Setup of yarrow:
Design fifo, start of the top module:
module fifo(input wire clk,reset,wr,rd, input wire[15:0] d_in, output wire full,empty, output wire[15:0] d_out);
	wire[3:0] front,rear;
	wire[15:0] t;
	wire front_inc,rear_inc,full_,empty_;
	full_empty f0(front,rear,full,empty);
	invert i0(full,full_);
	invert i1(empty,empty_);
	and2 a1(wr,full_,front_inc);
	bin_counter bc0(clk,reset,front_inc,front);
	and2 a2(rd,empty_,rear_inc);
	bin_counter bc1(clk,reset,rear_inc,rear);
	memory m0(clk, reset, front_inc, rear_inc, front, rear, d_in, t);
	dfr16 d0(clk, reset, t, d_out);
endmodule
Settings: LEC_CHECK=0, CAP_MARGIN=20, CELL_PAD_IN_SITES_DETAIL_PLACEMENT=1, CORE_MARGIN=9, CORE_UTILIZATION=40, MIN_ROUTING_LAYER=met2, PLACE_DENSITY_LB_ADDON=0.05, SLEW_MARGIN=20; clock period 5.0 ns.
run.sh (not shown) runs the stock make flow with config.mk's settings and CLKGATE_MAP_FILE=.
Input-level comparison between quartz and yarrow:
==> flow/config.mk <==
export PLATFORM = sky130hd
export DESIGN_NAME = fifo
export DESIGN_NICKNAME = fifo
export VERILOG_FILES = /design/flow/design.v
export SDC_FILE = /design/flow/constraint.sdc
export NUM_CORES = 4
export LEC_CHECK = 0
export CAP_MARGIN = 20
export CORE_MARGIN = 2
export CORE_UTILIZATION = 70
export CTS_CLUSTER_SIZE = 31
export PLACE_DENSITY = 0.6
export SLEW_MARGIN = 20
==> flow/constraint.sdc <==
create_clock -name core_clock -period 3.59 [get_ports {clk}]
set_input_delay 0.7180 -clock core_clock [delete_from_list [all_inputs] [get_ports {clk}]]
set_output_delay 0.7180 -clock core_clock [all_outputs]
set_load 0.01 [all_outputs]
### Flow results
Critical-path cell with the highest stage delay = sky130_fd_sc_hd__fa_1: quartz; critical-path cell with the highest stage delay = sky130_fd_sc_hd__clkdlybuf4s50_1: yarrow
quartz -> yarrow: post-synth net total delta 0, exact match
quartz against yarrow: worst setup slack went down 0.40 ns, arrival time at the worst endpoint dropped 0.72 ns.
Setup changes, quartz to tundra
diff --git a/flow/config.mk b/flow/config.mk
--- a/flow/config.mk
+++ b/flow/config.mk
@@ -8,6 +8,5 @@
 export CAP_MARGIN = 20
 export CORE_MARGIN = 2
-export CORE_UTILIZATION = 70
-export CTS_CLUSTER_SIZE = 31
+export CORE_UTILIZATION = 40
 export PLACE_DENSITY = 0.6
 export SLEW_MARGIN = 20
==> flow/constraint.sdc <==
create_clock -name core_clock -period 5.0 [get_ports {clk}]
set_input_delay 1.0000 -clock core_clock [delete_from_list [all_inputs] [get_ports {clk}]]
set_output_delay 1.0000 -clock core_clock [all_outputs]
set_load 0.01 [all_outputs]
Findings:
tundra: full flow OK, the timing, design-rule and antenna checks passed. Comparing tundra and quartz, the higher pin count of the biggest net entering global routing was measured on quartz. Count of buffer and inverter cells on the critical path, tundra and quartz: larger value in quartz. [compare] base=quartz new=tundra: final net count went down by 39; power went down by about 27%; post-cts resize count went down by 7; setup slack went up by 0.44 ns; end-of-flow core utilization went down by 35 points. In the reports for tundra and quartz, the smaller vertical die size belongs to quartz. Of the two values seen for library cell contributing the largest single delay on the critical path, sky130_fd_sc_hd__dfxtp_4 was produced by tundra and sky130_fd_sc_hd__fa_1 by quartz. Min count of non-CTS buffers in the layout across tundra and quartz: tundra. The run showing the smaller number of cells on the worst reg-to-reg path is tundra. A launch point of the critical path of bc1.d0.dfr_1.df_0.df_out$_DFF_P_ is what tundra shows, while bc0.d0.dfr_1.df_0.df_out$_DFF_P_ belongs to quartz. Sequential fraction of total cell area in tundra vs quartz: up 0.46 points.
Setup changes, tundra to nickel
diff --git a/flow/config.mk b/flow/config.mk
--- a/flow/config.mk
+++ b/flow/config.mk
@@ -6,7 +6,10 @@
 export NUM_CORES = 4
 export LEC_CHECK = 0
-export CAP_MARGIN = 20
+export CAP_MARGIN = 25
+export CELL_PAD_IN_SITES_DETAIL_PLACEMENT = 0
 export CORE_MARGIN = 2
 export CORE_UTILIZATION = 40
+export GPL_TIMING_DRIVEN = 0
 export PLACE_DENSITY = 0.6
-export SLEW_MARGIN = 20
+export SLEW_MARGIN = 35
+export TNS_END_PERCENT = 60
[summary]
- Summary of nickel over tundra: final-layout worst hold slack roughly the same; wire length of the first global-routing pass higher.
- The lower number of global-route vias before repair of tundra and nickel is in tundra.
- Note that the total wire length recorded for tundra amounts to 0.822 times the value seen in nickel.
- Sort tundra and nickel by all-layer global routing usage, descending, and nickel comes first.
Here is what was changed in the inputs of violet compared with nickel.
==> flow/config.mk <==
export PLATFORM = sky130hd
export DESIGN_NAME = fifo
export DESIGN_NICKNAME = fifo
export VERILOG_FILES = /design/flow/design.v
export SDC_FILE = /design/flow/constraint.sdc
export NUM_CORES = 4
export LEC_CHECK = 0
export CAP_MARGIN = 20
export CORE_MARGIN = 2
export CORE_UTILIZATION = 60
export PLACE_DENSITY = 0.6
export SLEW_MARGIN = 20
==> flow/constraint.sdc <==
create_clock -name core_clock -period 4.49 [get_ports {clk}]
set_input_delay 0.8980 -clock core_clock [delete_from_list [all_inputs] [get_ports {clk}]]
set_output_delay 0.8980 -clock core_clock [all_outputs]
set_load 0.01 [all_outputs]
[summary]
- Taking nickel as the reference point, the total global routing track utilization of violet rises by 4.8 points.
- Library cell contributing the largest single delay on the critical path: sky130_fd_sc_hd__dfxtp_4 -> violet, sky130_fd_sc_hd__clkdlybuf4s50_1 -> nickel
- Lower area of the placeable core among nickel and violet: violet
- Between nickel and violet, the cell count went down.
- When violet is set beside nickel, its path length in cells of the critical path turns out to be 3 smaller.
- Delta (violet minus nickel): number of buffers inserted by hold repair at cts did not really move; via count of the first global-routing pass went down.
- Higher worst path setup slack after routing goes to violet over nickel.
- In the tables for nickel and violet, share of total power in combinational logic reads lower with violet.


## run 1
fifo again, from the RTL that the note above started with.
make LEC_CHECK=0 ABC_AREA=1 CAP_MARGIN=0 CORE_MARGIN=2 CORE_UTILIZATION=71 CTS_CLUSTER_DIAMETER=50 CTS_CLUSTER_SIZE=36 PLACE_DENSITY=0.6 SETUP_SLACK_MARGIN=0.51 SLEW_MARGIN=0 finish   # period 4.7 ns
Run 1 reached the end of the flow, and the finished layout is clean on the timing, design-rule and antenna checks.
The inputs of run 2 differ from those of run 1 as listed below.
Settings: CAP_MARGIN now 20, was 0; CORE_UTILIZATION now 69, was 71; PLACE_DENSITY no longer set, was 0.6; CTS_CLUSTER_SIZE now 32, was 36; ABC_AREA no longer set, was 1; SETUP_SLACK_MARGIN no longer set, was 0.51; CTS_CLUSTER_DIAMETER no longer set, was 50; SLEW_MARGIN now 20, was 0; the clock period (ns, I/O delays scaled along) now 2.79, was 4.7.
Findings:
- Looking only at maximum number of pins on one net before global-route repair, and setting everything else aside, the higher value of run 1 and run 2 goes to run 1.
- Comparing sequential share of cell area for run 1 and run 2, the smaller number came from run 1.
- Clock network power share in run 2 vs run 1: up 2.2 points
- Part of the total power dissipated in sequential elements is higher on run 2
- When run 2 is set beside run 1, its worst path buffer plus inverter count turns out to be 1 larger.
- More vias were needed by run 1 than by run 2.
- In the reports for run 1 and run 2, the larger power dissipated in combinational cells belongs to run 1.
- Summary — detailed router's first-iteration violation count, run 2 relative to run 1: lower, by about 30%.
- Run 2: complete, dirty (negative setup slack)
- Compared with run 1, run 2 shows net count after synthesis that has gone down by more than a quarter.
--- input diff run 2..run 3 ---
Settings: an added SETUP_SLACK_MARGIN of 0.74; a change of CORE_UTILIZATION from 69 to 70; an added ABC_AREA of 1; a change of CTS_CLUSTER_SIZE from 32 to 31; a change of the clock period (ns, I/O delays scaled along) from 2.79 to 2.8.
Notes after the runs:
Sort run 2 and run 3 by multiplexer share of the synthesized area, descending, and run 2 comes first. Run 3 vs run 2, synthesized netlist cell count went up by 719. Run 3 did not finish; a tool error ended it in clock tree synthesis. Number of distinct library cell variants in the gate-level netlist after synthesis: run 2 and run 3 compared, lower one is run 3. Changes observed in run 3 relative to run 2: final HPWL from detailed placement went up about 10%, chip width went up 6.0%. In the floorplan summary, run 3 is listed with a die area greater than that of run 2. Compared run 2 against run 3; post-synthesis share of cell area spent on xor and xnor gates within noise. Run 2 → run 3: floorplan net count increased 50%; area of the mapped netlist increased 14%; yosys-reported design area after synthesis increased 14%.


fifo again, from the RTL that the note above started with.
==> flow/config.mk <==
export PLATFORM = sky130hd
export DESIGN_NAME = fifo
export DESIGN_NICKNAME = fifo
export VERILOG_FILES = /design/flow/design.v
export SDC_FILE = /design/flow/constraint.sdc
export NUM_CORES = 4
export LEC_CHECK = 0
export ABC_AREA = 1
export CAP_MARGIN = 25
export CELL_PAD_IN_SITES_DETAIL_PLACEMENT = 0
export CORE_ASPECT_RATIO = 1.82
export CORE_MARGIN = 4
export CORE_UTILIZATION = 40
export CTS_CLUSTER_SIZE = 10
export GPL_TIMING_DRIVEN = 1
export MAX_ROUTING_LAYER = met5
export MIN_ROUTING_LAYER = met1
export PLACE_DENSITY = 0.6
export SETUP_SLACK_MARGIN = -0.12
export SLEW_MARGIN = 35
export TNS_END_PERCENT = 60
==> flow/constraint.sdc <==
create_clock -name core_clock -period 5.0 [get_ports {clk}]
set_input_delay 1.0000 -clock core_clock [delete_from_list [all_inputs] [get_ports {clk}]]
set_output_delay 1.0000 -clock core_clock [all_outputs]
set_load 0.01 [all_outputs]
Then changed:
==> flow/config.mk (replaced) <==
export PLATFORM = sky130hd
export DESIGN_NAME = fifo
export DESIGN_NICKNAME = fifo
export VERILOG_FILES = /design/flow/design.v
export SDC_FILE = /design/flow/constraint.sdc
export NUM_CORES = 4
export LEC_CHECK = 0
export CAP_MARGIN = 20
export CORE_MARGIN = 2
export CORE_UTILIZATION = 72
export CTS_CLUSTER_SIZE = 31
export PLACE_DENSITY = 0.6
export SLEW_MARGIN = 20
==> flow/constraint.sdc (replaced) <==
create_clock -name core_clock -period 3.59 [get_ports {clk}]
set_input_delay 0.7180 -clock core_clock [delete_from_list [all_inputs] [get_ports {clk}]]
set_output_delay 0.7180 -clock core_clock [all_outputs]
set_load 0.01 [all_outputs]
=>
- critical path depth drops by 1
- design area falls by about 11%
- die area shrinks by 53%
- sequential share of layout area went up by 4.6 points
- setup slack got worse by 0.14 ns
- final cell count goes down by 34%
Then changed:
--- a/flow/config.mk
+++ b/flow/config.mk
@@ -9,5 +9,6 @@
 export CORE_MARGIN = 2
-export CORE_UTILIZATION = 72
+export CORE_UTILIZATION = 70
 export CTS_CLUSTER_SIZE = 31
-export PLACE_DENSITY = 0.6
+export PLACE_DENSITY_LB_ADDON = 0.01
+export SETUP_SLACK_MARGIN = 0.6
 export SLEW_MARGIN = 20
Now the flow completed, yet does not pass: capacitance limit, slew limit, setup timing; critical path depth came out higher by 11; clock power came out higher by a few percent; synthesized cell count stays the same; cell area went up by roughly a tenth; setup slack degrades by 0.17 ns; clock-buffer cell count is higher by 5.
Then changed:
==> flow/config.mk (replaced) <==
export PLATFORM = sky130hd
export DESIGN_NAME = fifo
export DESIGN_NICKNAME = fifo
export VERILOG_FILES = /design/flow/design.v
export SDC_FILE = /design/flow/constraint.sdc
export NUM_CORES = 4
export LEC_CHECK = 0
export CAP_MARGIN = 15
export CORE_MARGIN = 2
export CORE_UTILIZATION = 72
export PLACE_DENSITY = 0.6
export SLEW_MARGIN = 20
==> flow/constraint.sdc (replaced) <==
create_clock -name core_clock -period 3.0 [get_ports {clk}]
set_input_delay 0.6000 -clock core_clock [delete_from_list [all_inputs] [get_ports {clk}]]
set_output_delay 0.6000 -clock core_clock [all_outputs]
set_load 0.01 [all_outputs]
The changed run reached the layout checks and failed them: setup timing.
Clock power went up by about 10%.
Cell count goes down by 0.49%.
Combinational power is about the same.
Cell area stays flat.
Via count falls by about 0.3%.
Power grows by 13%.
Non-clock buffer count went up by 8.
Then changed:
--- a/flow/config.mk
+++ b/flow/config.mk
@@ -7,5 +7,6 @@
 export LEC_CHECK = 0
-export CAP_MARGIN = 15
+export CAP_MARGIN = 20
 export CORE_MARGIN = 2
-export CORE_UTILIZATION = 72
+export CORE_UTILIZATION = 70
+export CTS_CLUSTER_SIZE = 25
 export PLACE_DENSITY = 0.6
==> flow/constraint.sdc (replaced) <==
create_clock -name core_clock -period 3.46 [get_ports {clk}]
set_input_delay 0.6920 -clock core_clock [delete_from_list [all_inputs] [get_ports {clk}]]
set_output_delay 0.6920 -clock core_clock [all_outputs]
set_load 0.01 [all_outputs]
Result: The changed run went through all stages and came out clean. Register-to-register slack improves by 0.40 ns. Synthesized area stays the same. Global-route usage is lower by 1.5 points. Power went down by 12%. Sequential share of layout area rises by 3.2 points. Sequential power is lower by 13%. Routed wire length came out lower by 10%. Clock power drops by about 3%. Via count drops by about 6%. Utilization is lower by 9.6 points. Worst setup slack improves by 0.35 ns.
Then changed:
--- a/flow/config.mk
+++ b/flow/config.mk
@@ -9,4 +9,3 @@
 export CORE_MARGIN = 2
-export CORE_UTILIZATION = 70
-export CTS_CLUSTER_SIZE = 25
+export CORE_UTILIZATION = 40
 export PLACE_DENSITY = 0.6
==> flow/constraint.sdc (replaced) <==
create_clock -name core_clock -period 4.49 [get_ports {clk}]
set_input_delay 0.8980 -clock core_clock [delete_from_list [all_inputs] [get_ports {clk}]]
set_output_delay 0.8980 -clock core_clock [all_outputs]
set_load 0.01 [all_outputs]
Outcome: Setup slack improves by 0.13 ns. Global-route usage came out lower by 15 points. Total power came out lower by a quarter to a third. Sequential power came out lower by about a fifth. Non-clock buffer count came out lower by 24. Final cell count came out higher by a little under a tenth. Area after synthesis stays the same. Sequential cell count does not change. Wire length came out higher by a few percent.


job 8859:
Starting RTL as in the previous note.
export LEC_CHECK = 0
export ABC_AREA = 1
export CAP_MARGIN = 25
export CELL_PAD_IN_SITES_DETAIL_PLACEMENT = 0
export CORE_MARGIN = 4
export CORE_UTILIZATION = 40
export CTS_CLUSTER_SIZE = 44
export GPL_TIMING_DRIVEN = 1
export MAX_ROUTING_LAYER = met5
export PLACE_DENSITY = 0.6
export SLEW_MARGIN = 35
export TNS_END_PERCENT = 60
create_clock -name core_clock -period 5.0 [get_ports {clk}]
[inputs] job 900 vs job 8859
# job 8859
export LEC_CHECK = 0
export ABC_AREA = 1
export CAP_MARGIN = 25
export CELL_PAD_IN_SITES_DETAIL_PLACEMENT = 0
export CORE_MARGIN = 4
export CORE_UTILIZATION = 40
export CTS_CLUSTER_SIZE = 44
export GPL_TIMING_DRIVEN = 1
export MAX_ROUTING_LAYER = met5
export PLACE_DENSITY = 0.6
export SLEW_MARGIN = 35
export TNS_END_PERCENT = 60
create_clock -name core_clock -period 5.0 [get_ports {clk}]
# job 900
export LEC_CHECK = 0
export CAP_MARGIN = 20
export CELL_PAD_IN_SITES_DETAIL_PLACEMENT = 1
export CORE_ASPECT_RATIO = 1.71
export CORE_MARGIN = 3
export CORE_UTILIZATION = 24
export GPL_ROUTABILITY_DRIVEN = 0
export MIN_ROUTING_LAYER = met2
export PLACE_DENSITY_LB_ADDON = 0.05
export SLEW_MARGIN = 20
create_clock -name core_clock -period 5.0 [get_ports {clk}]
- Depth of the worst register-to-register path essentially unchanged between job 900 and job 8859.
- Note that the horizontal extent of the die recorded for job 900 amounts to 0.916 times the value seen in job 8859.
- Looking at final cycle utilization of the critical path, job 900 sits 6.7 points above job 8859.
- Taking job 8859 as the reference, in job 900 pre-CTS setup slack fell 0.27 ns, total number of vias went up about 1.7%, total design power went down by 12%.
- Job 900 ended up with met5 as its highest metal layer used by the detailed router; job 8859 ended up with met4.
Setup changes, job 900 to job 240
# job 900
export LEC_CHECK = 0
export CAP_MARGIN = 20
export CELL_PAD_IN_SITES_DETAIL_PLACEMENT = 1
export CORE_ASPECT_RATIO = 1.71
export CORE_MARGIN = 3
export CORE_UTILIZATION = 24
export GPL_ROUTABILITY_DRIVEN = 0
export MIN_ROUTING_LAYER = met2
export PLACE_DENSITY_LB_ADDON = 0.05
export SLEW_MARGIN = 20
create_clock -name core_clock -period 5.0 [get_ports {clk}]
# job 240
export LEC_CHECK = 0
export ABC_AREA = 1
export CAP_MARGIN = 20
export CORE_MARGIN = 2
export CORE_UTILIZATION = 70
export SLEW_MARGIN = 20
create_clock -name core_clock -period 2.8 [get_ports {clk}]
[summary]
global routing: job 240 exited with error
[compare] base=job 900 new=job 240: estimated wirelength of the detail-placed design down 7800 um; post-synthesis share of cell area spent on and-or and or-and gates barely changed; chip area in the Yosys report +1700 um^2.
On share of synthesized area spent on multiplexers: between job 240 and job 900, it ends up lower for job 240.
| setup slack at placement | job 240 vs job 900 | 1.46 ns lower |
Per the comparison of job 240 with job 900, die width now smaller; number of buffers created by CTS now smaller.
> inputs changed (job 240 -> job 344)
# job 240
export LEC_CHECK = 0
export ABC_AREA = 1
export CAP_MARGIN = 20
export CORE_MARGIN = 2
export CORE_UTILIZATION = 70
export SLEW_MARGIN = 20
create_clock -name core_clock -period 2.8 [get_ports {clk}]
# job 344
export LEC_CHECK = 0
export ABC_AREA = 1
export CAP_MARGIN = 20
export CORE_MARGIN = 2
export CORE_UTILIZATION = 69
export CTS_CLUSTER_SIZE = 32
export SETUP_SLACK_MARGIN = -0.15
export SLEW_MARGIN = 20
create_clock -name core_clock -period 2.74 [get_ports {clk}]
## What came out
- Job 344 terminated abnormally: global routing reported GRT-0228.
- Job 240 did not finish: a tool error stopped it during global routing.
- Diff job 240 -> job 344 | post-cts resize count | up by more than 10%
- Job 344 -> job 240: synthesized instance count delta 0, exact match
- Job 344 against job 240: adder-cell share of the synthesized area essentially unchanged, die size increased about 1.4%.
- Sink count of the clock tree: job 344 vs job 240 identical
diff inputs: job 344 => job 5575
# job 344
export LEC_CHECK = 0
export ABC_AREA = 1
export CAP_MARGIN = 20
export CORE_MARGIN = 2
export CORE_UTILIZATION = 69
export CTS_CLUSTER_SIZE = 32
export SETUP_SLACK_MARGIN = -0.15
export SLEW_MARGIN = 20
create_clock -name core_clock -period 2.74 [get_ports {clk}]
# job 5575
export LEC_CHECK = 0
export CAP_MARGIN = 20
export CORE_MARGIN = 2
export CORE_UTILIZATION = 70
export CTS_CLUSTER_SIZE = 31
export SLEW_MARGIN = 20
create_clock -name core_clock -period 2.8 [get_ports {clk}]
Results
- To summarise job 5575: no stage aborted, but the layout did not pass its checks, failing on negative setup slack.
- Job 344: it failed during global routing, and the tool reported GRT-0228.
- [compare] base=job 344 new=job 5575: synthesized cell count has decreased; total die area has decreased; count of library flops with an enable pin has remained practically unchanged; register bit total from synthesis has remained practically unchanged; number of placement rows has decreased.
Power is estimated from default activity; no workload was simulated.
